== oak ==
==> flow/design.v <==
`timescale 1ns / 1ns
`timescale 1ns / 1ns
module alu #(
    parameter DATA_WIDTH = 16
) (
    input [DATA_WIDTH-1:0] data_in1,
    data_in2,
    input [1:0] op,
    output reg [DATA_WIDTH-1:0] data_out,
    output [2:0] flag
);
  reg carry;
  wire zero, neg;
  wire [16:0] data_in1_add, data_in2_add;
  assign data_in1_add = data_in1;
  assign data_in2_add = data_in2;
  always @(*) begin
    case (op)
      2'b00: {carry, data_out} = {1'b0, ~(data_in1 | data_in2)};
      2'b01: {carry, data_out} = data_in1_add + data_in2_add;
      2'b10: {carry, data_out} = {1'b0, data_in1};
      2'b11: {carry, data_out} = {1'b0, (data_in2 >> 1)};
    endcase
  end
  assign zero = ~(|data_out);
  assign neg  = data_out[DATA_WIDTH-1];
  assign flag = {zero, neg, carry};
endmodule
`timescale 1ns / 1ns
module register #(
    parameter N = 16
) (
    input clk,
    rst,
    en,
    input [N-1:0] data_in,
    output reg [N-1:0] data_out
);
  always @(posedge clk, negedge rst) begin
    if (!rst) begin
      data_out <= 0;
    end else begin
      if (en) begin
        data_out <= data_in;
      end
    end
  end
endmodule
`timescale 1ns / 1ns
module registerfile #(
    parameter N = 16,
    M = 5
) (
    input clk,
    en,
    input [N-1:0] wr_data,
    input [M-1:0] addr,
    output [N-1:0] rd_data
);
  reg [N-1:0] mem[(2**M)-1:0];
  assign rd_data = (addr == 29) ? 0 : ( (addr == 30) ? 16'h1 : ( (addr == 31) ? 16'hffff : mem[addr]));
  always @(posedge clk) begin
    if (en) begin
      mem[addr] <= wr_data;
    end
  end
endmodule
`timescale 1ns / 1ns
 `timescale 1ns / 1ns
module state (
    input            clk,
    rst,
    input      [2:0] op,
    output reg [3:0] state,
    input      [2:0] flag
);
  reg [3:0] nextstate;
  reg       br;
  always @(*) begin
    case (state)
      4'b0000: begin
        if (op == 3'b000) begin
          nextstate = 4'b0001;
        end else if (op == 3'b001) begin
          nextstate = 4'b0010;
        end else if (op == 3'b010) begin
          nextstate = 4'b0011;
        end else if (op == 3'b011) begin
          nextstate = 4'b1010;
        end else if (op == 3'b100) begin
          nextstate = 4'b0100;
        end else if (op == 3'b101) begin
          nextstate = 4'b0101;
        end else if (op == 3'b110) begin
          nextstate = 4'b1000;
        end else nextstate = 4'b0111;
      end
      4'b0001: begin
        nextstate = 4'b1010;
      end
      4'b0010: nextstate = 4'b1010;
      4'b0011: nextstate = 4'b1010;
      4'b0100: nextstate = 4'b1010;
      4'b0101: nextstate = 4'b0110;
      4'b0110: nextstate = 4'b1010;
      4'b0111: nextstate = 4'b1010;
      4'b1000:
      if (br) nextstate = 4'b1001;
      else nextstate = 4'b1010;
      4'b1001: nextstate = 4'b0000;
      4'b1010: nextstate = 4'b0000;
      default: nextstate = 4'b0000;
    endcase   
  end
  always @(posedge clk, negedge rst) begin
    if (!rst) begin
      state <= 4'b0000;
    end else begin
      state <= nextstate;
    end
  end
  always @(*) begin
    case (op)
      3'h0: br = 0;
      3'h1: br = flag[0];
      3'h2: br = flag[1];
      3'h3: br = flag[1] | flag[0];
      3'h4: br = flag[2];
      3'h5: br = flag[2] | flag[0];
      3'h6: br = flag[2] | flag[1];
      3'h7: br = 1;
      default: br = 0;
    endcase   
  end   
endmodule   
`timescale 1ns / 1ns
 `timescale 1ns / 1ns
module decode (
    input [2:0] op,
    input [3:0] state,
    output reg [13:0] dec
);
  always @(*) begin
    case (state)
      4'b0000: begin
        if (op == 3'b110) begin
          dec = 14'b1_1_x_x_xx_xx_1_0_0_1_0_0;
        end else if (op == 3'b101) begin
          dec = 14'b1_1_x_x_xx_xx_1_0_0_0_0_0;
        end else if (op == 3'b011) begin
          dec = 14'bx_1_0_x_1x_xx_0_0_1_0_0_0;
        end else begin
          dec = 14'bx_1_x_x_xx_xx_0_0_0_1_0_0;
        end
      end
      4'b0001: dec = 14'bx_1_x_1_xx_00_0_1_0_0_1_0;
      4'b0010: dec = 14'bx_1_x_1_xx_01_0_1_0_0_1_0;
      4'b0011: dec = 14'bx_0_x_0_1x_xx_0_1_0_0_0_0;
      4'b0100: dec = 14'bx_0_x_x_xx_xx_0_0_0_0_0_1;
      4'b0101: dec = 14'b1_1_x_0_00_xx_1_1_0_0_0_0;
      4'b0110: dec = 14'b1_1_x_0_01_xx_0_1_0_0_0_0;
      4'b1000: dec = 14'bx_1_1_x_xx_xx_0_0_1_0_0_0;
      4'b1001: dec = 14'b0_1_x_x_xx_xx_1_0_0_0_0_0;
      4'b0111: dec = 14'bx_1_x_1_xx_11_0_1_0_0_1_0;
      4'b1011: dec = 14'bx_1_0_x_xx_xx_0_0_0_0_0_1;
      4'b1010: dec = 14'b1_1_x_x_xx_xx_1_0_0_0_0_0;
      default: dec = 14'b0;
    endcase
  end
endmodule
`timescale 1ns / 1ns
module Temple #(
    parameter ADDR_WIDTH = 16,
    parameter DATA_WIDTH = 16
) (
    input                   clk,
    rst,
    output [ADDR_WIDTH-1:0] addr,
    input  [          15:0] rd_data,
    output [          15:0] wr_data,
    output                  en
);
  wire [15:0] pc_sel_data, acc_sel_data, reg_sel_data, imm_sel_data;
  wire [15:0] pc_out, add_out, acc_out;
  wire [15:0] regfile_out, rf_out, alu_out;
  wire [2:0] flag_out, alu_flag;
  wire pc_sel, acc_sel, reg_sel, addr_sel;
  wire pc_en, acc_en, regfile_en, flag_en, rf_en;
  wire [1:0] imm_sel, alu_op;
  wire [ 2:0] op;
  wire [ 3:0] state;
  wire [13:0] dec;
  wire [ 4:0] regfile_addr;
  wire [ 7:0] half_imm_data;
  assign {pc_sel,addr_sel,reg_sel,acc_sel,imm_sel[1:0],alu_op[1:0],pc_en,acc_en,regfile_en,rf_en,flag_en,en} = dec;
  state statemachine (
      .clk(clk),
      .rst(rst),
      .op(op),
      .state(state),
      .flag(flag_out)
  );
  decode decode (
      .op(op),
      .state(state),
      .dec(dec)
  );
  register PC (
      .clk(clk),
      .rst(rst),
      .en(pc_en),
      .data_in(pc_sel_data),
      .data_out(pc_out)
  );
  register Acc (
      .clk(clk),
      .rst(rst),
      .en(acc_en),
      .data_in(acc_sel_data),
      .data_out(acc_out)
  );
  register #(
      .N(3)
  ) flag (
      .clk(clk),
      .rst(rst),
      .en(flag_en),
      .data_in(alu_flag),
      .data_out(flag_out)
  );
  register regi (
      .clk(clk),
      .rst(rst),
      .en(rf_en),
      .data_in(regfile_out),
      .data_out(rf_out)
  );
  alu alu (
      .data_in1(rf_out),
      .data_in2(acc_out),
      .op(alu_op),
      .data_out(alu_out),
      .flag(alu_flag)
  );
  registerfile regfile (
      .clk(clk),
      .en(regfile_en),
      .wr_data(reg_sel_data),
      .rd_data(regfile_out),
      .addr(regfile_addr)
  );
  assign pc_sel_data = (pc_sel) ? add_out : rf_out;
  assign add_out = pc_out + 16'h1;
  assign acc_sel_data = (acc_sel) ? alu_out : imm_sel_data;
  assign reg_sel_data = (reg_sel) ? add_out : acc_out;
  assign addr = addr_sel ? {pc_out[15:1], 1'b0} : {rf_out[15:1], 1'b0};
  assign wr_data = acc_out;
  assign op = (pc_out[0]) ? rd_data[15:13] : rd_data[7:5];
  assign regfile_addr = (pc_out[0]) ? rd_data[12:8] : rd_data[4:0];
  assign half_imm_data = (pc_out[0]) ? rd_data[15:8] : rd_data[7:0];
  assign imm_sel_data = (imm_sel[1]) ? rd_data[15:0] : ( (imm_sel[0]) ? {half_imm_data, acc_out[7:0]} : {acc_out[15:8], half_imm_data});
endmodule   
clock: 4.75 ns
lec_check: 0
cap_margin: 20
core_margin: 2
core_utilization: 59
slew_margin: 20
run.sh (not shown) runs the stock make flow with config.mk's settings and CLKGATE_MAP_FILE=.
Modified inputs, pine compared to oak
Settings: a change of CORE_UTILIZATION from 59 to 63; a change of the clock period (ns, I/O delays scaled along) from 4.75 to 3.17.
### Flow results
pine finished every step from synthesis to the final layout, and the layout passed the timing, DRC and antenna checks.
oak was carried through to the last stage, and its layout satisfied the timing, DRC and antenna checks.
Final worst-path cycle share: pine vs oak up 7.3 points
The lower hold slack of oak and pine is in pine.
Diff oak -> pine: total internal power +6.2 mW; overall power after layout saw an increase.
Diff oak -> pine: die area shows a reduction of 2600 µm², global-route wire length before repair shows an increase of about 1.7%, sequential cell area share shows a reduction of 2.4 points.
Inputs modified between pine and birch:
Settings: changing CORE_UTILIZATION from 63 to 72; setting CTS_CLUSTER_SIZE to 15 for the first time; setting PLACE_DENSITY to 0.6 for the first time; changing the clock period (ns, I/O delays scaled along) from 3.17 to 3.08.
Going from pine to birch, wire length the detailed router placed on met1 held; final setup skew held; met2 wire length went up about 26%; clock network fraction of total power went down 2.2 points.
[compare] base=pine new=birch: utilization +12 points, critical path depth grew by 2, power shows an increase of 9.8%.
Of the two values seen for top contributor to total power, combinational logic was produced by birch and sequential cells by pine.
STATUS run=birch STAGES=ALL_DONE FINAL_CHECKS=FAILED CAUSE=setup timing
Input changes introduced in maple (baseline for comparison: birch):
Settings: PLACE_DENSITY no longer set, was 0.6; CORE_ASPECT_RATIO now 0.92, previously not set; ABC_AREA now 0, previously not set; PLACE_DENSITY_LB_ADDON now 0.0, previously not set; MIN_ROUTING_LAYER now met1, previously not set; CAP_MARGIN now 5, was 20; SLEW_MARGIN now 40, was 20; GPL_ROUTABILITY_DRIVEN now 0, previously not set; CTS_CLUSTER_DIAMETER now 390, previously not set; TNS_END_PERCENT now 90, previously not set.
[summary]
Across birch and maple, a clean result was obtained everywhere but in birch.
The wire length in maple is 0.806 times that in birch.
Against birch, overall power of the completed layout in maple fell by more than 10%.
Relative to birch, fmax has increased by 21% in maple.
Between maple and birch, the difference in clock skew is negligible.
Going from birch to maple, proportion of cell area occupied by registers saw an increase; total CTS buffers saw a decrease.
Power is estimated from default activity; no workload was simulated.
